== P ==
==> flow/design.v (excerpt) <==
module riscv_pipe (
	input  wire        CLK,
	input  wire        RSTn,
	output wire [11:0] I_MEM_ADDR,
	input  wire [31:0] I_MEM_DI,
	output wire [11:0] D_MEM_ADDR,
	output wire [31:0] D_MEM_DOUT,
	input  wire [31:0] D_MEM_DI,
	output wire        D_MEM_WEN,
	output wire        RF_WE,
	output wire [4:0]  RF_WA,
	output wire [31:0] RF_WD,
	output wire        HALT
);
Size in the first run: roughly 5800 cells after synthesis, about 160 I/O pins, ~76000 sq um of cells after synthesis.
Settings: LEC_CHECK=0, CAP_MARGIN=0, CORE_MARGIN=2, CORE_UTILIZATION=70, CTS_CLUSTER_DIAMETER=353, CTS_CLUSTER_SIZE=20, HOLD_SLACK_MARGIN=-0.1, SETUP_SLACK_MARGIN=-0.18, SLEW_MARGIN=20; clock period 3.1 ns.
run.sh (not shown) runs the stock make flow with config.mk's settings and CLKGATE_MAP_FILE=.
P did not finish: a tool error stopped it during global routing.
Edits applied to the flow inputs when going from P to Q:
Settings: a deleted CTS_CLUSTER_DIAMETER that had been 353; a deleted SETUP_SLACK_MARGIN that had been -0.18; an added CORE_ASPECT_RATIO of 0.95; an added CELL_PAD_IN_SITES_GLOBAL_PLACEMENT of 3; an added CELL_PAD_IN_SITES_DETAIL_PLACEMENT of 1; a change of CAP_MARGIN from 0 to 20; a change of CORE_UTILIZATION from 70 to 30; a change of HOLD_SLACK_MARGIN from -0.1 to 0.04; a deleted CTS_CLUSTER_SIZE that had been 20; a change of the clock period (ns, I/O delays scaled along) from 3.1 to 6.5.
## What came out
P and Q: one clean run, Q; the rest did not finish clean.
Pre-CTS setup slack on Q is up relative to P.
NOTE: number of CTS-inserted buffers in Q exceeds that of P
From P to Q, post-synthesis cell type count did not move at all.
Relative to Q, the following input files were edited for R:
Settings: HOLD_SLACK_MARGIN removed (was 0.04); CELL_PAD_IN_SITES_GLOBAL_PLACEMENT removed (was 3); CORE_UTILIZATION changed from 30 to 27; CORE_ASPECT_RATIO removed (was 0.95); CELL_PAD_IN_SITES_DETAIL_PLACEMENT removed (was 1); the clock period (ns, I/O delays scaled along) changed from 6.5 to 9.63.
### Flow results
[compare] base=Q new=R: chip height rose about 8%, non-clock buffer count fell 44, part of the power in the clock network fell 2.1 points.
Between R and Q, the difference in number of levels in the clock H-tree is negligible.
Inputs modified between R and S:
Settings: CORE_UTILIZATION changed from 27 to 68; CTS_CLUSTER_SIZE newly set to 41; the clock period (ns, I/O delays scaled along) changed from 9.63 to 4.36.
==> comparison <==
Going from R to S, instance area after placement shrinks by 0.94%.
[compare] base=R new=S: worst-case setup slack after placement saw a decrease, routability congestion estimate from global placement shows an increase of about 10%, maximum number of buffers from clock root to sink saw little to no change, post-synthesis share of cell area spent on and, or, nand and nor gates neither gained nor lost much.
Compared with R, S shows starting utilization of the core area higher by 42 points.
Going from R to S, the area of the chip was found to have gone down by 170000 sq um.
R has higher number of buffers inserted during clock tree synthesis than S.
S did not finish; a tool error ended it in global routing.
S vs R on area of the placeable core: S is the lower one.
Relative to R, die width decreased by 37% in S.

Starting RTL as in the previous note.
clock: 6.5 ns
lec_check: 0
abc_area: 1
cap_margin: 20
cell_pad_in_sites_global_placement: 2
core_aspect_ratio: 1.31
core_margin: 2
core_utilization: 54
cts_cluster_diameter: 328
cts_cluster_size: 98
place_density: 0.4
setup_slack_margin: 1.85
slew_margin: 20
tns_end_percent: 5
The first run ended with an error in global placement without I/O (3_1_place_gp_skip_io).
Edit:
- ABC_AREA: 1 -> not set
- CAP_MARGIN: 20 -> 0
- CELL_PAD_IN_SITES_GLOBAL_PLACEMENT: 2 -> not set
- CORE_ASPECT_RATIO: 1.31 -> not set
- CORE_UTILIZATION: 54 -> 70
- CTS_CLUSTER_DIAMETER: 328 -> 353
- CTS_CLUSTER_SIZE: 98 -> 19
- HOLD_SLACK_MARGIN: not set -> 0.3
- PLACE_DENSITY: 0.4 -> not set
- SETUP_SLACK_MARGIN: 1.85 -> -0.18
- TNS_END_PERCENT: 5 -> not set
- clock period: 6.5 -> 3.1 ns (I/O delays scaled with it)
Now the flow failed in global routing (5_1_grt), error GRT-0232.
Synthesized area falls by 0.85%.
Die size decreases by 23%.
Synthesized cell count goes down by 39%.
Edit:
- CAP_MARGIN: 0 -> 20
- CORE_UTILIZATION: 70 -> 55
- CTS_CLUSTER_DIAMETER: 353 -> not set
- CTS_CLUSTER_SIZE: 19 -> not set
- HOLD_SLACK_MARGIN: 0.3 -> not set
- SETUP_SLACK_MARGIN: -0.18 -> not set
- clock period: 3.1 -> 5.3 ns (I/O delays scaled with it)
With this change the flow completed without violations; die area climbs by 27%; synthesized area does not change; synthesized cell count does not change.
Edit:
- ABC_AREA: not set -> 1
- CELL_PAD_IN_SITES_DETAIL_PLACEMENT: not set -> 2
- CORE_UTILIZATION: 55 -> 27
- CTS_CLUSTER_DIAMETER: not set -> 177
- GPL_ROUTABILITY_DRIVEN: not set -> 0
- GPL_TIMING_DRIVEN: not set -> 0
- HOLD_SLACK_MARGIN: not set -> 0.06
- MAX_ROUTING_LAYER: not set -> met4
- MIN_ROUTING_LAYER: not set -> met2
- clock period: 5.3 -> 8.31 ns (I/O delays scaled with it)
With this change the flow died in global routing (5_1_grt), error GRT-0116; synthesized cell count grows by 64%; synthesized area grows by about 0.9%; die area grows by about 100%.
Edit:
- ABC_AREA: 1 -> not set
- CELL_PAD_IN_SITES_DETAIL_PLACEMENT: 2 -> not set
- CORE_UTILIZATION: 27 -> 40
- CTS_CLUSTER_DIAMETER: 177 -> not set
- GPL_ROUTABILITY_DRIVEN: 0 -> not set
- GPL_TIMING_DRIVEN: 0 -> not set
- HOLD_SLACK_MARGIN: 0.06 -> not set
- MAX_ROUTING_LAYER: met4 -> not set
- MIN_ROUTING_LAYER: met2 -> not set
- clock period: 8.31 -> 5.3 ns (I/O delays scaled with it)
=>
- This time the run ran to the end with no violations
- die area decreases by a quarter to a third
- synthesized area decreases slightly
- synthesized cell count decreases by well over a third
No activity file was given, so power comes from the tool's default toggle rates.
